==> flow/design.v (excerpt) <==
module mac(
input clk, 
input rstn, 
input vld_i, 
input [215:0] win, 
input [215:0] din,
output[ 20:0] acc_o, 
output        vld_o
);
Size in the first run: roughly 19,000 cells after synthesis, ~2,700 flip-flops, about 180,000 µm² of cells after synthesis.
export LEC_CHECK = 0
export ABC_AREA = 1
export CAP_MARGIN = 20
export CELL_PAD_IN_SITES_GLOBAL_PLACEMENT = 0
export CORE_MARGIN = 2
export CORE_UTILIZATION = 68
export CTS_CLUSTER_DIAMETER = 51
export CTS_CLUSTER_SIZE = 41
export GPL_ROUTABILITY_DRIVEN = 1
export HOLD_SLACK_MARGIN = 0.16
export MIN_ROUTING_LAYER = met1
export PLACE_DENSITY_LB_ADDON = 0.01
export SETUP_SLACK_MARGIN = -0.14
export SLEW_MARGIN = 0
create_clock -name core_clock -period 3.78 [get_ports {clk}]
run.sh (not shown) runs the stock make flow with config.mk's settings and CLKGATE_MAP_FILE=.
The first run completed and failed the layout checks on setup timing.
Rerun with:
Settings changed: ABC_AREA 1 to unset, CELL_PAD_IN_SITES_GLOBAL_PLACEMENT 0 to unset, CORE_UTILIZATION 68 to 66, CTS_CLUSTER_DIAMETER 51 to unset, CTS_CLUSTER_SIZE 41 to unset, GPL_ROUTABILITY_DRIVEN 1 to unset, HOLD_SLACK_MARGIN 0.16 to unset, MIN_ROUTING_LAYER met1 to unset, PLACE_DENSITY_LB_ADDON 0.01 to unset, SETUP_SLACK_MARGIN -0.14 to 0.85, SLEW_MARGIN 0 to 20.
Clock period 3.78 ns to 5.09 ns, I/O delays scaled along.
The new run ran to the end with no violations.
Routed wire length drops by about 20%.
Design area drops by about 12%.
Count of clock-buffer cells in the layout climbs by 142.
First-iteration DRC count drops by 37%.
Rerun with:
Settings changed: CORE_UTILIZATION 66 to 72, SETUP_SLACK_MARGIN 0.85 to unset, TNS_END_PERCENT set to 10.
Clock period 5.09 ns to 4.43 ns, I/O delays scaled along.
With this change the flow ran to the end with violations: hold timing, setup timing.
Global-route usage rose by 4.1 points.
Die size drops by a little under a tenth.
Maximum frequency shrinks by a few percent.
Wire length grows by a few percent.
Worst hold slack gets worse by 220 ps.
Sequential cell count does not change.
Rerun with:
Settings changed: CORE_UTILIZATION 72 to 68, TNS_END_PERCENT 10 to unset.
Clock period 4.43 ns to 6.0 ns, I/O delays scaled along.
After rerunning: With this change the flow passed the timing, design-rule and antenna checks. Non-clock buffer count went down by 1461. Wire length is lower by 8.7%. Via count went down by 6.6%.
Rerun with:
Settings changed: ABC_AREA set to 1, CAP_MARGIN 20 to 35, CELL_PAD_IN_SITES_DETAIL_PLACEMENT set to 2, CELL_PAD_IN_SITES_GLOBAL_PLACEMENT set to 1, CORE_ASPECT_RATIO set to 1.52, CORE_MARGIN 2 to 7, CORE_UTILIZATION 68 to 40, GPL_TIMING_DRIVEN set to 0, HOLD_SLACK_MARGIN set to 0.2, MAX_ROUTING_LAYER set to met4, PLACE_DENSITY_LB_ADDON set to 0.09, SLEW_MARGIN 20 to 35, TNS_END_PERCENT set to 25.
Result: The new run ran to the end with no violations. Clock-buffer cell count went down by 20. Routed wire length goes up by well over a third. Area after synthesis went up by a few percent.

---

Starting RTL as in the previous note.
clock: 6.0 ns
lec_check: 0
abc_area: 1
cap_margin: 35
cell_pad_in_sites_detail_placement: 2
cell_pad_in_sites_global_placement: 1
core_margin: 7
core_utilization: 40
gpl_timing_driven: 0
max_routing_layer: met4
place_density_lb_addon: 0.09
slew_margin: 20
tns_end_percent: 25
The baseline completed with no timing, DRC or antenna violations.
Then changed:
- CAP_MARGIN: 35 -> 5
- CELL_PAD_IN_SITES_GLOBAL_PLACEMENT: 1 -> not set
- CORE_MARGIN: 7 -> 5
- GPL_TIMING_DRIVEN: 0 -> not set
- PLACE_DENSITY_LB_ADDON: 0.09 -> not set
With this change the flow never finished: it broke off in 5_1_grt with ODB-0269. Synthesized area does not change. Synthesized cell count stays the same. Die size came out lower slightly.
Then changed:
- ABC_AREA: 1 -> not set
- CAP_MARGIN: 5 -> 20
- CELL_PAD_IN_SITES_DETAIL_PLACEMENT: 2 -> not set
- CORE_MARGIN: 5 -> 2
- CORE_UTILIZATION: 40 -> 66
- MAX_ROUTING_LAYER: met4 -> not set
- SETUP_SLACK_MARGIN: not set -> 1.23
- TNS_END_PERCENT: 25 -> not set
- clock period: 6.0 -> 5.1 ns (I/O delays scaled with it)
Now the flow finished clean. Die area shrinks by 43%. Area after synthesis shrinks by 5.2%. Synthesized cell count shrinks by 20%.
Then changed:
- CELL_PAD_IN_SITES_DETAIL_PLACEMENT: not set -> 2
- CORE_UTILIZATION: 66 -> 52
- MAX_ROUTING_LAYER: not set -> met4
- SETUP_SLACK_MARGIN: 1.23 -> 0.41
- clock period: 5.1 -> 3.99 ns (I/O delays scaled with it)
Effect: This time the run stopped in 3_5_place_dp on DPL-0033. Area after synthesis stays the same. Synthesized cell count does not change. Die size went up by 27%.

---

Starting RTL as in the previous note.
make LEC_CHECK=0 CAP_MARGIN=20 CELL_PAD_IN_SITES_GLOBAL_PLACEMENT=0 CORE_MARGIN=2 CORE_UTILIZATION=72 CTS_CLUSTER_DIAMETER=51 GPL_ROUTABILITY_DRIVEN=1 MIN_ROUTING_LAYER=met1 PLACE_DENSITY_LB_ADDON=0.28 SLEW_MARGIN=0 finish   # period 4.89 ns
The baseline finished but fails on negative setup slack.
Next try:
Settings changed: CELL_PAD_IN_SITES_GLOBAL_PLACEMENT 0 to unset, CORE_UTILIZATION 72 to 40, CTS_CLUSTER_DIAMETER 51 to unset, GPL_ROUTABILITY_DRIVEN 1 to unset, MIN_ROUTING_LAYER met1 to unset, PLACE_DENSITY_LB_ADDON 0.28 to unset, SLEW_MARGIN 0 to 20.
Clock period 4.89 ns to 5.52 ns, I/O delays scaled along.
- This time the run passed the timing, design-rule and antenna checks
- clock-buffer cell count came out lower by 7
- critical path depth came out higher by 1
- synthesized cell count is unchanged
- utilization came out lower by 39 points
Next try:
Settings changed: CAP_MARGIN 20 to 10, CORE_UTILIZATION 40 to 72, CTS_CLUSTER_DIAMETER set to 29, CTS_CLUSTER_SIZE set to 43, SETUP_SLACK_MARGIN set to -0.37.
Clock period 5.52 ns to 4.56 ns, I/O delays scaled along.
What happened: Now the flow completed, yet does not pass: negative setup slack. Setup slack degrades by 880 ps. Design area is higher by 7.8%. Register-to-register slack degrades by 880 ps. Worst hold slack improves by 58 ps. Routed wire length is higher by 17%. Die area is lower by 44%. Via count is higher by 14%. Critical path depth is lower by 3.

---

Starting RTL as in the previous note.
==> flow/design.v (excerpt) <==
module mac(
input clk, 
input rstn, 
input vld_i, 
input [215:0] win, 
input [215:0] din,
output[ 20:0] acc_o, 
output        vld_o
);
export LEC_CHECK = 0
export CAP_MARGIN = 30
export CELL_PAD_IN_SITES_GLOBAL_PLACEMENT = 1
export CORE_MARGIN = 2
export CORE_UTILIZATION = 52
export CTS_CLUSTER_DIAMETER = 135
export MAX_ROUTING_LAYER = met4
export PLACE_DENSITY = 0.48
export SETUP_SLACK_MARGIN = 0.78
export SLEW_MARGIN = 35
create_clock -name core_clock -period 4.52 [get_ports {clk}]
The starting point finished but failed the layout checks on setup timing.
Then changed:
Settings changed: CAP_MARGIN 30 to 20, CELL_PAD_IN_SITES_GLOBAL_PLACEMENT 1 to not set, CORE_UTILIZATION 52 to 72, CTS_CLUSTER_DIAMETER 135 to not set, MAX_ROUTING_LAYER met4 to not set, PLACE_DENSITY 0.48 to not set, PLACE_DENSITY_LB_ADDON set to 0.01, SETUP_SLACK_MARGIN 0.78 to not set, SLEW_MARGIN 35 to 20.
Clock period 4.52 ns to 4.29 ns, I/O delays scaled along.
Effect: The changed run ran to the end with violations: setup timing. Count of clock-buffer cells in the layout goes down by 9. Non-clock buffer count rose by 107. Synthesized cell count stays the same. Cell count came out lower by a few percent. Global-route usage climbs by 11 points. Utilization is higher by 24 points. Final area falls slightly.
Then changed:
Settings changed: CORE_UTILIZATION 72 to 24, PLACE_DENSITY_LB_ADDON 0.01 to not set.
Clock period 4.29 ns to 5.52 ns, I/O delays scaled along.
- Now the flow produced a clean layout
- worst hold slack is worse by 7.2 ps
- clock-buffer cell count climbs by 32
- via count drops by 11%
Then changed:
Settings changed: ABC_AREA set to 1, CORE_UTILIZATION 24 to 72, CTS_CLUSTER_DIAMETER set to 201, PLACE_DENSITY_LB_ADDON set to 0.01, TNS_END_PERCENT set to 5.
Clock period 5.52 ns to 4.29 ns, I/O delays scaled along.
Effect: The changed run finished but fails on setup timing; final cell count came out lower by 4.5%; die size came out lower by 65%; design area came out higher by about 7%; via count came out higher by about 27%; wire length came out higher by 14%; synthesized area came out higher by about 5.4%; fmax came out higher by about 4.4%; worst setup slack loses 1000 ps.

---

Starting RTL as in the previous note.
## mac
module mac(
input clk, 
input rstn, 
input vld_i, 
input [215:0] win, 
input [215:0] din,
output[ 20:0] acc_o, 
output        vld_o
);
wire[15:0] y00;
wire[15:0] y01;
wire[15:0] y02;
wire[15:0] y03;
wire[15:0] y04;
wire[15:0] y05;
wire[15:0] y06;
wire[15:0] y07;
wire[15:0] y08;
wire[15:0] y09;
wire[15:0] y10;
wire[15:0] y11;
wire[15:0] y12;
wire[15:0] y13;
wire[15:0] y14;
wire[15:0] y15;
wire[15:0] y16;
wire[15:0] y17;
wire[15:0] y18;
wire[15:0] y19;
wire[15:0] y20;
wire[15:0] y21;
wire[15:0] y22;
wire[15:0] y23;
wire[15:0] y24;
wire[15:0] y25;
wire[15:0] y26;
reg vld_i_d0, vld_i_d1, vld_i_d2, vld_i_d3, vld_i_d4;
mul u_mul_00(.clk(clk), .w(win[  7:  0]),.x(din[  7:  0]),.y(y00));
mul u_mul_01(.clk(clk), .w(win[ 15:  8]),.x(din[ 15:  8]),.y(y01));
mul u_mul_02(.clk(clk), .w(win[ 23: 16]),.x(din[ 23: 16]),.y(y02));
mul u_mul_03(.clk(clk), .w(win[ 31: 24]),.x(din[ 31: 24]),.y(y03));
mul u_mul_04(.clk(clk), .w(win[ 39: 32]),.x(din[ 39: 32]),.y(y04));
mul u_mul_05(.clk(clk), .w(win[ 47: 40]),.x(din[ 47: 40]),.y(y05));
mul u_mul_06(.clk(clk), .w(win[ 55: 48]),.x(din[ 55: 48]),.y(y06));
mul u_mul_07(.clk(clk), .w(win[ 63: 56]),.x(din[ 63: 56]),.y(y07));
mul u_mul_08(.clk(clk), .w(win[ 71: 64]),.x(din[ 71: 64]),.y(y08));
mul u_mul_09(.clk(clk), .w(win[ 79: 72]),.x(din[ 79: 72]),.y(y09));
mul u_mul_10(.clk(clk), .w(win[ 87: 80]),.x(din[ 87: 80]),.y(y10));
mul u_mul_11(.clk(clk), .w(win[ 95: 88]),.x(din[ 95: 88]),.y(y11));
mul u_mul_12(.clk(clk), .w(win[103: 96]),.x(din[103: 96]),.y(y12));
  ...
export LEC_CHECK = 0
export ABC_AREA = 1
export CAP_MARGIN = 25
export CELL_PAD_IN_SITES_DETAIL_PLACEMENT = 2
export CORE_MARGIN = 6
export CORE_UTILIZATION = 52
export GPL_ROUTABILITY_DRIVEN = 0
export GPL_TIMING_DRIVEN = 0
export HOLD_SLACK_MARGIN = 0.23
export MAX_ROUTING_LAYER = met5
export MIN_ROUTING_LAYER = met2
export PLACE_DENSITY_LB_ADDON = 0.23
export SETUP_SLACK_MARGIN = 0.41
export SLEW_MARGIN = 20
create_clock -name core_clock -period 5.35 [get_ports {clk}]
The baseline failed in detailed placement with DPL-0033.
==> next run, changes <==
CAP_MARGIN = 35   (was 25)
CELL_PAD_IN_SITES_GLOBAL_PLACEMENT = 1   (was unset)
CORE_MARGIN = 7   (was 6)
CORE_UTILIZATION = 40   (was 52)
GPL_ROUTABILITY_DRIVEN = unset   (was 0)
HOLD_SLACK_MARGIN = unset   (was 0.23)
MAX_ROUTING_LAYER = met4   (was met5)
MIN_ROUTING_LAYER = unset   (was met2)
PLACE_DENSITY_LB_ADDON = unset   (was 0.23)
SETUP_SLACK_MARGIN = 0.53   (was 0.41)
TNS_END_PERCENT = 25   (was unset)
clock period = 6.0 ns   (was 5.35 ns; I/O delays follow)
Outcome: This time the run went through all stages and came out clean; die size is higher by 30%; synthesized cell count is unchanged; synthesized area does not change.
==> next run, changes <==
ABC_AREA = unset   (was 1)
CAP_MARGIN = 20   (was 35)
CELL_PAD_IN_SITES_DETAIL_PLACEMENT = unset   (was 2)
CELL_PAD_IN_SITES_GLOBAL_PLACEMENT = unset   (was 1)
CORE_MARGIN = 2   (was 7)
CORE_UTILIZATION = 62   (was 40)
CTS_CLUSTER_SIZE = 95   (was unset)
GPL_TIMING_DRIVEN = unset   (was 0)
MAX_ROUTING_LAYER = unset   (was met4)
SETUP_SLACK_MARGIN = unset   (was 0.53)
TNS_END_PERCENT = unset   (was 25)
clock period = 4.23 ns   (was 6.0 ns; I/O delays follow)
Effect: The changed run reached the layout checks and failed them: negative setup slack; hold slack improves by 0.011 ns; utilization rises by 31 points; global-route usage is higher by 3.4 points; final cell count fell by 17%; non-clock buffer count increases by 1174.
==> next run, changes <==
CAP_MARGIN = 15   (was 20)
CORE_UTILIZATION = 72   (was 62)
CTS_CLUSTER_DIAMETER = 28   (was unset)
CTS_CLUSTER_SIZE = unset   (was 95)
SETUP_SLACK_MARGIN = 1.23   (was unset)
clock period = 5.1 ns   (was 4.23 ns; I/O delays follow)
After rerunning: The new run reached the layout checks and failed them: negative setup slack; critical path depth went down by 3; flip-flop count stays the same; non-clock buffer count went down by 1371; core utilization went up by 9.7 points; hold slack stays flat; synthesized area stays the same; worst setup slack is better by 0.43 ns; routed wire length went up by 24%; count of clock-buffer cells in the layout went up by 140.
==> next run, changes <==
CELL_PAD_IN_SITES_DETAIL_PLACEMENT = 2   (was unset)
CORE_UTILIZATION = 52   (was 72)
CTS_CLUSTER_DIAMETER = unset   (was 28)
GPL_ROUTABILITY_DRIVEN = 0   (was unset)
MAX_ROUTING_LAYER = met4   (was unset)
SETUP_SLACK_MARGIN = 0.41   (was 1.23)
clock period = 3.99 ns   (was 5.1 ns; I/O delays follow)
This time the run ended with an error in detailed placement on DPL-0033; synthesized cell count is unchanged; area after synthesis stays the same; die area is higher by well over a third.
==> next run, changes <==
CAP_MARGIN = 10   (was 15)
CELL_PAD_IN_SITES_DETAIL_PLACEMENT = unset   (was 2)
CORE_UTILIZATION = 72   (was 52)
CTS_CLUSTER_DIAMETER = 25   (was unset)
CTS_CLUSTER_SIZE = 43   (was unset)
GPL_ROUTABILITY_DRIVEN = unset   (was 0)
MAX_ROUTING_LAYER = unset   (was met4)
SETUP_SLACK_MARGIN = 1.22   (was 0.41)
clock period = 4.83 ns   (was 3.99 ns; I/O delays follow)
Effect: The new run completed and failed the layout checks on negative setup slack; synthesized area is unchanged; die size went down by 28%; synthesized cell count does not change.

---

mac again, from the RTL that the note above started with.
## mac
module mac(
input clk, 
input rstn, 
input vld_i, 
input [215:0] win, 
input [215:0] din,
output[ 20:0] acc_o, 
output        vld_o
);
clock: 4.85 ns
lec_check: 0
cap_margin: 20
cell_pad_in_sites_global_placement: 0
core_margin: 2
core_utilization: 72
cts_cluster_diameter: 51
cts_cluster_size: 46
gpl_routability_driven: 1
min_routing_layer: met1
place_density: 0.68
slew_margin: 0
The starting point produced a layout that fails on negative setup slack.
Edit:
CTS_CLUSTER_SIZE = not set   (was 46)
PLACE_DENSITY = not set   (was 0.68)
PLACE_DENSITY_LB_ADDON = 0.28   (was not set)
SLEW_MARGIN = 40   (was 0)
clock period = 3.06 ns   (was 4.85 ns; I/O delays follow)
With this change the flow did not get past global routing (5_1_grt); synthesized cell count does not change; die size stays the same; synthesized area stays the same.
Edit:
CELL_PAD_IN_SITES_GLOBAL_PLACEMENT = not set   (was 0)
CORE_UTILIZATION = 40   (was 72)
CTS_CLUSTER_DIAMETER = not set   (was 51)
GPL_ROUTABILITY_DRIVEN = not set   (was 1)
MIN_ROUTING_LAYER = not set   (was met1)
PLACE_DENSITY_LB_ADDON = not set   (was 0.28)
SLEW_MARGIN = 20   (was 40)
clock period = 6.0 ns   (was 3.06 ns; I/O delays follow)
What happened: The new run went through all stages and came out clean; synthesized cell count stays the same; die size goes up by 79%; area after synthesis does not change.
Edit:
CORE_UTILIZATION = 72   (was 40)
CTS_CLUSTER_SIZE = 14   (was not set)
PLACE_DENSITY_LB_ADDON = 0.2   (was not set)
SETUP_SLACK_MARGIN = 0.85   (was not set)
clock period = 5.09 ns   (was 6.0 ns; I/O delays follow)
=>
- The new run finished with negative setup slack left
- global-route usage goes up by 14 points
- synthesized cell count does not change
- hold slack gets worse by 0.14 ns
- setup slack gets worse by 0.58 ns
- via count grows by 6.7%
- wire length increases by 4.0%
- fmax goes up by 6.4%
- cell area rises by 1.3%
- clock skew grows by 0.019 ns
